Design apb_top, start of the top module:
module apb_top(
    input        pclk,
    input        presetn,
    input        start,
    input        write,
    input [31:0] addr,
    input [31:0] wdata,
    input [3:0]  strb,
    input [2:0]  prot,
    output [31:0] rdata,
    output        done,
    output        error
);
    wire        psel;
    wire        penable;
    wire        pwrite;
    wire [31:0] paddr;
    wire [31:0] pwdata;
    wire [3:0]  pstrb;
    wire [2:0]  pprot;
    wire [31:0] prdata_int;
    wire        pready_int;
    wire        pslverr_int;
    wire psel0 = psel && (paddr[31:12] == 20'h00000);   
    wire psel1 = psel && (paddr[31:12] == 20'h0001);   
    wire [31:0] prdata0;
    wire        pready0;
    wire        pslverr0;
    wire [31:0] prdata1;
    wire        pready1;
    wire        pslverr1;
    assign prdata_int = psel0 ? prdata0
                      : psel1 ? prdata1
  ...
clock: 4.42 ns
lec_check: 0
cap_margin: 20
cell_pad_in_sites_detail_placement: 1
core_margin: 2
core_utilization: 40
cts_cluster_diameter: 243
gpl_routability_driven: 0
hold_slack_margin: 0.28
slew_margin: 20
run.sh (not shown) runs the stock make flow with config.mk's settings and CLKGATE_MAP_FILE=.
Then changed:
Settings changed: CELL_PAD_IN_SITES_DETAIL_PLACEMENT 1 to not set, CORE_UTILIZATION 40 to 67, CTS_CLUSTER_DIAMETER 243 to 242, CTS_CLUSTER_SIZE set to 30, GPL_ROUTABILITY_DRIVEN 0 to not set, HOLD_SLACK_MARGIN 0.28 to not set.
Clock period 4.42 ns to 3.44 ns, I/O delays scaled along.
Effect: Wire length falls by roughly a tenth. Worst setup slack is worse by 250 ps. Worst hold slack is worse by 150 ps. Combinational power rises by a quarter to a third. Clock-buffer cell count falls by 48. Cell count falls by about a fifth. Non-clock buffer count rises by 11. Area after synthesis is unchanged. Design area falls by a few percent. Fmax rises by a quarter to a third.
Then changed:
Settings changed: ABC_AREA set to 1, CORE_UTILIZATION 67 to 68, CTS_CLUSTER_DIAMETER 242 to 400, CTS_CLUSTER_SIZE 30 to not set.
Clock period 3.44 ns to 1.66 ns, I/O delays scaled along.
The new run finished but fails on negative setup slack.
Register-to-register slack is worse by 1200 ps.
Non-clock buffer count goes up by 101.
Via count goes up by 49%.
Hold slack is better by 48 ps.
Routed wire length goes up by about 33%.
Critical path depth goes up by 7.
Clock skew goes down by 12 ps.

Starting RTL as in the previous note.
clock: 2.77 ns
lec_check: 0
abc_area: 0
cap_margin: 30
core_aspect_ratio: 1.03
core_margin: 2
core_utilization: 61
cts_cluster_diameter: 356
gpl_routability_driven: 1
place_density_lb_addon: 0.14
setup_slack_margin: 0.11
slew_margin: 30
The starting point produced a clean layout.
==> next run, changes <==
Settings changed: CAP_MARGIN 30 to 0, CORE_UTILIZATION 61 to 72, CTS_CLUSTER_SIZE set to 15, PLACE_DENSITY_LB_ADDON 0.14 to 0.05, SETUP_SLACK_MARGIN 0.11 to -0.18.
Clock period 2.77 ns to 1.71 ns, I/O delays scaled along.
- With this change the flow ran to the end with violations: setup timing
- fmax increases by 0.60%
- sequential power increases by 66%
- cell area increases by about 5.5%
- routed wire length increases by 42%
==> next run, changes <==
Settings changed: ABC_AREA 0 to 1, CORE_ASPECT_RATIO 1.03 to 1.32, CTS_CLUSTER_DIAMETER 356 to 400, GPL_ROUTABILITY_DRIVEN 1 to unset, HOLD_SLACK_MARGIN set to 0.29, PLACE_DENSITY set to 0.38, PLACE_DENSITY_LB_ADDON 0.05 to unset, SETUP_SLACK_MARGIN -0.18 to unset, SLEW_MARGIN 30 to 40, TNS_END_PERCENT set to 10.
Clock period 1.71 ns to 1.7 ns, I/O delays scaled along.
Result: The new run finished but failed the layout checks on setup timing; clock skew is about the same; synthesized cell count goes up by well over a third; wire length falls by a few percent; cell count goes up by well over a third; synthesized area shrinks by a few percent; worst setup slack gets better by 0.26 ns; power goes down by a few percent; sequential cell count stays the same; first-iteration DRC count climbs by well over a third; final area shrinks by a little under a tenth.

P:
apb_top again, from the RTL that the note above started with.
Settings: LEC_CHECK=0, ABC_AREA=1, CAP_MARGIN=30, CORE_ASPECT_RATIO=1.03, CORE_MARGIN=2, CORE_UTILIZATION=16, CTS_CLUSTER_DIAMETER=356, CTS_CLUSTER_SIZE=15, GPL_ROUTABILITY_DRIVEN=1, PLACE_DENSITY_LB_ADDON=0.14, SLEW_MARGIN=30; clock period 3.15 ns.
The following lists how Q was set up differently from P:
Settings: changing CTS_CLUSTER_SIZE from 15 to 31; changing SLEW_MARGIN from 30 to 20; changing CAP_MARGIN from 30 to 20; changing CORE_UTILIZATION from 16 to 70; removing PLACE_DENSITY_LB_ADDON (formerly 0.14); removing GPL_ROUTABILITY_DRIVEN (formerly 1); removing CORE_ASPECT_RATIO (formerly 1.03); removing CTS_CLUSTER_DIAMETER (formerly 356); changing the clock period (ns, I/O delays scaled along) from 3.15 to 1.66.
[summary]
Signal arrival time at the worst endpoint for Q: 600 ps down relative to P
Cell count: Q lower than P
Q does worse than P on final cell area excluding filler cells.
Going from P to Q, final worst setup slack shrinks by 940 ps.
On internal power component: Q sits above P.
The final report for Q shows a completed flow and a layout that fails verification, specifically setup timing.
Against P, Q comes in 13% lower on global-route wire length before repair.
[compare] base=P new=Q: global-route usage increased 28 points, non-clock buffer count increased 106, area growth from synthesis to final layout increased 7.3 points.
Inputs modified between Q and R:
Settings: clearing CTS_CLUSTER_SIZE, which used to be 31; swapping 70 for 68 in CORE_UTILIZATION; putting TNS_END_PERCENT at 5 where nothing was set; swapping 1.66 for 1.63 in the clock period (ns, I/O delays scaled along).
## What came out
- Final checks on R, whose flow otherwise completed, came back failing, citing setup timing.
- Where fmax is concerned, Q is outperformed by R.
- R vs Q, post-synthesis to final-layout area growth went down by 5.3 points.
- Core occupancy in the finished layout ends up lower on R.
- Re routed wire length: R is 9700 um down on Q.
- Of Q and R, the lower data arrival time at the worst-slack endpoint belongs to R.
- Comparing Q and R, the higher overall power after layout was measured on Q.
- R vs Q — average vias per placed instance dropped by a little under 10%
- Against Q, first-pass GRT wire length in R fell by a few percent.
What S does differently from R at the input level:
Settings: CORE_UTILIZATION now 40, was 68; CTS_CLUSTER_SIZE now 23, previously not set; TNS_END_PERCENT no longer set, was 5; CTS_CLUSTER_DIAMETER now 201, previously not set; MIN_ROUTING_LAYER now met2, previously not set; ABC_AREA no longer set, was 1; the clock period (ns, I/O delays scaled along) now 4.0, was 1.63.
## What came out
- S: no failed stages, no open violations at the end
- Compared with R, S supports a lower clock frequency.
- Comparing S and R, total iterations of the first detailed-routing run is lower on S.
- Taking R as the reference point, the worst path setup slack after routing of S rises by 1570 ps.
- Of S and R, S shows the higher antenna diode count, with R below it.
- On total length of routed met2 wires: S sits below R.
> inputs changed (S -> T)
Settings: setting HOLD_SLACK_MARGIN to 0.28 for the first time; removing MIN_ROUTING_LAYER (formerly met2); removing CTS_CLUSTER_DIAMETER (formerly 201); removing CTS_CLUSTER_SIZE (formerly 23); changing the clock period (ns, I/O delays scaled along) from 4.0 to 4.42.
Findings:
- Taking S over T, the combinational power ratio works out to 1.12.
- Run comparison: S end of the critical path slave1.regfile[3][4]$_DFFE_PN0P_; T end of the critical path slave0.prdata[10]$_DFFE_PN0P_
- Utilization S -> T: up
- Measured slew at the worst slew-check pin: higher on T

Setup of the reference run:
apb_top again, from the RTL that the note above started with.
export LEC_CHECK = 0
export ABC_AREA = 1
export CAP_MARGIN = 20
export CORE_MARGIN = 2
export CORE_UTILIZATION = 72
export CTS_CLUSTER_DIAMETER = 400
export PLACE_DENSITY = 0.39
export SETUP_SLACK_MARGIN = -0.11
export SLEW_MARGIN = 20
create_clock -name core_clock -period 1.66 [get_ports {pclk}]
The flow completed for the reference run, but it is not clean: the layout still shows setup timing.
Here is what was changed in the inputs of the trial run compared with the reference run.
Settings: setting MIN_ROUTING_LAYER to met1 for the first time; changing CORE_UTILIZATION from 72 to 40; changing SETUP_SLACK_MARGIN from -0.11 to 0.4; setting CTS_CLUSTER_SIZE to 23 for the first time; removing PLACE_DENSITY (formerly 0.39); changing CTS_CLUSTER_DIAMETER from 400 to 201; changing the clock period (ns, I/O delays scaled along) from 1.66 to 4.0.
==> results <==
Both conditions hold for the trial run: the flow ran to the end and the final layout passed the timing, DRC and antenna checks.
The reference run: flow complete, layout not clean; failing: setup timing
The trial run vs the reference run: post-route minimum period up
| global-route usage | the trial run vs the reference run | 26 points lower |
Cell area after layout (higher): the reference run
Compared with the reference run, the trial run shows a length of routed met2 wiring that is 31% lower.
The reference run -> the trial run: final sequential cell count delta 0, exact match
Comparing the trial run and the reference run, the lower total sequential power was measured on the trial run.
The reference run → the trial run: portion of total power attributed to combinational logic now smaller, placed cell count increased by 177 relative to the old numbers.

Starting RTL as in the previous note.
==> flow/config.mk <==
export PLATFORM = sky130hd
export DESIGN_NAME = apb_top
export DESIGN_NICKNAME = apb_top
export VERILOG_FILES = /design/flow/design.v
export SDC_FILE = /design/flow/constraint.sdc
export NUM_CORES = 4
export LEC_CHECK = 0
export CAP_MARGIN = 20
export CORE_ASPECT_RATIO = 0.83
export CORE_MARGIN = 2
export CORE_UTILIZATION = 47
export GPL_ROUTABILITY_DRIVEN = 0
export GPL_TIMING_DRIVEN = 0
export MAX_ROUTING_LAYER = met4
export PLACE_DENSITY_LB_ADDON = 0.22
export SETUP_SLACK_MARGIN = 0.53
export SLEW_MARGIN = 20
export TNS_END_PERCENT = 35
==> flow/constraint.sdc <==
create_clock -name core_clock -period 3.93 [get_ports {pclk}]
set_input_delay 0.7860 -clock core_clock [delete_from_list [all_inputs] [get_ports {pclk}]]
set_output_delay 0.7860 -clock core_clock [all_outputs]
set_load 0.01 [all_outputs]
The first run finished clean.
Then changed:
CORE_ASPECT_RATIO = unset   (was 0.83)
CORE_UTILIZATION = 40   (was 47)
GPL_ROUTABILITY_DRIVEN = unset   (was 0)
GPL_TIMING_DRIVEN = unset   (was 0)
MAX_ROUTING_LAYER = unset   (was met4)
PLACE_DENSITY_LB_ADDON = unset   (was 0.22)
SETUP_SLACK_MARGIN = unset   (was 0.53)
TNS_END_PERCENT = unset   (was 35)
clock period = 3.0 ns   (was 3.93 ns; I/O delays follow)
After rerunning: The new run ran to the end with no violations; critical path depth is unchanged; hold slack loses 190 ps; power grows by 32%; non-clock buffer count climbs by 8; clock skew is lower by 5.1 ps; sequential share of layout area fell by 1.0 points.
Then changed:
ABC_AREA = 1   (was unset)
CORE_UTILIZATION = 70   (was 40)
CTS_CLUSTER_SIZE = 38   (was unset)
HOLD_SLACK_MARGIN = 0.3   (was unset)
SETUP_SLACK_MARGIN = 0.17   (was unset)
clock period = 1.66 ns   (was 3.0 ns; I/O delays follow)
With this change the flow completed, yet does not pass: negative setup slack.
Clock-buffer cell count shrinks by 8.
Final cell count grows by 28%.
Combinational power grows to 2.7 times its value.
Via count grows by 62%.
Synthesized area shrinks by 4.6%.
Power grows by 90%.
Routed wire length grows by 49%.
Clock skew grows by 5.0 ps.
Final area grows by 2.6%.
Register-to-register slack loses 1200 ps.
Utilization grows by 43 points.
Then changed:
ABC_AREA = unset   (was 1)
CORE_UTILIZATION = 72   (was 70)
CTS_CLUSTER_DIAMETER = 242   (was unset)
CTS_CLUSTER_SIZE = 30   (was 38)
HOLD_SLACK_MARGIN = -0.08   (was 0.3)
SETUP_SLACK_MARGIN = unset   (was 0.17)
TNS_END_PERCENT = 5   (was unset)
clock period = 3.44 ns   (was 1.66 ns; I/O delays follow)
After rerunning: With this change the flow finished clean. Non-clock buffer count fell by 124. Area after synthesis rose by 4.9%. Clock power fell by 74%. Core utilization drops by 11 points. Sequential share of layout area climbs by 5.1 points. Clock skew is higher by 10 ps. Cell count decreases by 37%. Register-to-register slack improved by 1400 ps. Die size came out higher by 1.9%. Synthesized cell count shrinks by 40%. Worst setup slack gets better by 1400 ps.

Starting RTL as in the previous note.
==> flow/config.mk <==
export PLATFORM = sky130hd
export DESIGN_NAME = apb_top
export DESIGN_NICKNAME = apb_top
export VERILOG_FILES = /design/flow/design.v
export SDC_FILE = /design/flow/constraint.sdc
export NUM_CORES = 4
export LEC_CHECK = 0
export ABC_AREA = 1
export CAP_MARGIN = 30
export CORE_ASPECT_RATIO = 0.61
export CORE_MARGIN = 6
export CORE_UTILIZATION = 16
export CTS_CLUSTER_DIAMETER = 356
export GPL_ROUTABILITY_DRIVEN = 0
export HOLD_SLACK_MARGIN = 0.29
export MAX_ROUTING_LAYER = met4
export MIN_ROUTING_LAYER = met2
export PLACE_DENSITY_LB_ADDON = 0.29
export SETUP_SLACK_MARGIN = -0.49
export SLEW_MARGIN = 30
==> flow/constraint.sdc <==
create_clock -name core_clock -period 5.26 [get_ports {pclk}]
set_input_delay 1.0520 -clock core_clock [delete_from_list [all_inputs] [get_ports {pclk}]]
set_output_delay 1.0520 -clock core_clock [all_outputs]
set_load 0.01 [all_outputs]
Rerun with:
- ABC_AREA: 1 -> not set
- CAP_MARGIN: 30 -> 20
- CORE_ASPECT_RATIO: 0.61 -> not set
- CORE_MARGIN: 6 -> 2
- CORE_UTILIZATION: 16 -> 46
- CTS_CLUSTER_DIAMETER: 356 -> not set
- GPL_ROUTABILITY_DRIVEN: 0 -> not set
- HOLD_SLACK_MARGIN: 0.29 -> not set
- MAX_ROUTING_LAYER: met4 -> not set
- MIN_ROUTING_LAYER: met2 -> not set
- PLACE_DENSITY_LB_ADDON: 0.29 -> not set
- SETUP_SLACK_MARGIN: -0.49 -> not set
- SLEW_MARGIN: 30 -> 20
- clock period: 5.26 -> 3.0 ns (I/O delays scaled with it)
Combinational power is higher by well over a third.
Clock-buffer cell count is higher by 14.
Core utilization is higher by 35 points.
Rerun with:
- CORE_UTILIZATION: 46 -> 70
- CTS_CLUSTER_SIZE: not set -> 32
- clock period: 3.0 -> 1.67 ns (I/O delays scaled with it)
Effect: The new run produced a layout that fails on negative setup slack; cell area went up by 12%; global-route usage went up by 16 points; clock skew hardly moves; non-clock buffer count went up by 100.

## run A
apb_top again, from the RTL that the note above started with.
export LEC_CHECK = 0
export ABC_AREA = 1
export CAP_MARGIN = 30
export CORE_ASPECT_RATIO = 0.5
export CORE_MARGIN = 2
export CORE_UTILIZATION = 16
export CTS_CLUSTER_DIAMETER = 220
export CTS_CLUSTER_SIZE = 13
export GPL_ROUTABILITY_DRIVEN = 1
export PLACE_DENSITY_LB_ADDON = 0.08
export SETUP_SLACK_MARGIN = 0.61
export SLEW_MARGIN = 20
create_clock -name core_clock -period 2.38 [get_ports {pclk}]
> inputs changed (run A -> run B)
- a deleted ABC_AREA that had been 1
- a deleted PLACE_DENSITY_LB_ADDON that had been 0.08
- a deleted GPL_ROUTABILITY_DRIVEN that had been 1
- a change of CORE_UTILIZATION from 16 to 20
- a change of CAP_MARGIN from 30 to 20
- a deleted CTS_CLUSTER_SIZE that had been 13
- a deleted SETUP_SLACK_MARGIN that had been 0.61
- a deleted CORE_ASPECT_RATIO that had been 0.5
- a deleted CTS_CLUSTER_DIAMETER that had been 220
- a change of the clock period (ns, I/O delays scaled along) from 2.38 to 5.75
Findings:
Run B finished end to end and its layout was clean on timing, DRC and antenna. In run B, the maximum frequency from static timing analysis came out 34% below the value in run A. Internal power summed over all cells (higher): run A. Taking run A as the reference, in run B highest cell delay on the worst timing path higher; cell area after synthesis higher. Dominant kind of combinational cell = simple AND/OR/NAND/NOR gates: run A; dominant kind of combinational cell = multiplexers: run B.
Changes in run C relative to run B:
- CTS_CLUSTER_SIZE newly set to 30
- CORE_UTILIZATION changed from 20 to 67
- MAX_ROUTING_LAYER newly set to met4
- SETUP_SLACK_MARGIN newly set to 0.64
- CTS_CLUSTER_DIAMETER newly set to 242
- the clock period (ns, I/O delays scaled along) changed from 5.75 to 2.15
==> comparison <==
Finished, but not clean: run C, with negative setup slack.
Run B: done, clean on timing, DRC and antenna
The share of total power in combinational logic of run C exceeds that of run B by 8.0 points.
Switching power summed over all nets on run C is behind run B.
Between run B and run C, antenna diode count increased.
Looking at clock skew, run C sits above run B.
The lower global-route usage over all layers came out of run B.
Run B has a lower sequential fraction of design power than run C.
The power reported for run C is greater than that of run B by 120%.
Between run C and run B, largest fanout on the critical path is higher for run B, run C comes in under that.
Routability-driven placement congestion ratio in run C vs run B: up about 16%
Endpoint required time on the critical path: higher on run B
Here is what was changed in the inputs of run D compared with run C.
- clearing MAX_ROUTING_LAYER, which used to be met4
- clearing SETUP_SLACK_MARGIN, which used to be 0.64
- putting ABC_AREA at 1 where nothing was set
- putting TNS_END_PERCENT at 10 where nothing was set
- swapping 30 for 15 in CTS_CLUSTER_SIZE
- swapping 242 for 400 in CTS_CLUSTER_DIAMETER
- putting HOLD_SLACK_MARGIN at 0.29 where nothing was set
- swapping 67 for 72 in CORE_UTILIZATION
- swapping 2.15 for 1.67 in the clock period (ns, I/O delays scaled along)
Notes after the runs:
Run C ran in full, but the layout does not pass; the checks complain about negative setup slack.
In run D the implementation completed, yet the final layout does not meet the checks, the culprit being negative setup slack.
The critical path endpoint comes out slave1.prdata[11]$_DFFE_PN0P_ in one run and slave1.prdata[4]$_DFFE_PN0P_ in the other, namely in run D and run C respectively.
Worst path buffer plus inverter count: run D vs run C identical
Comparing the two runs side by side, run D comes out ahead of run C on maximum frequency.
Summary — met2 capacity usage during global routing, run D relative to run C: higher, by 17 points.
Met3 track demand over resource in global routing: run D higher than run C
Power figures rest on the tool's default switching activity, not on a simulated workload.
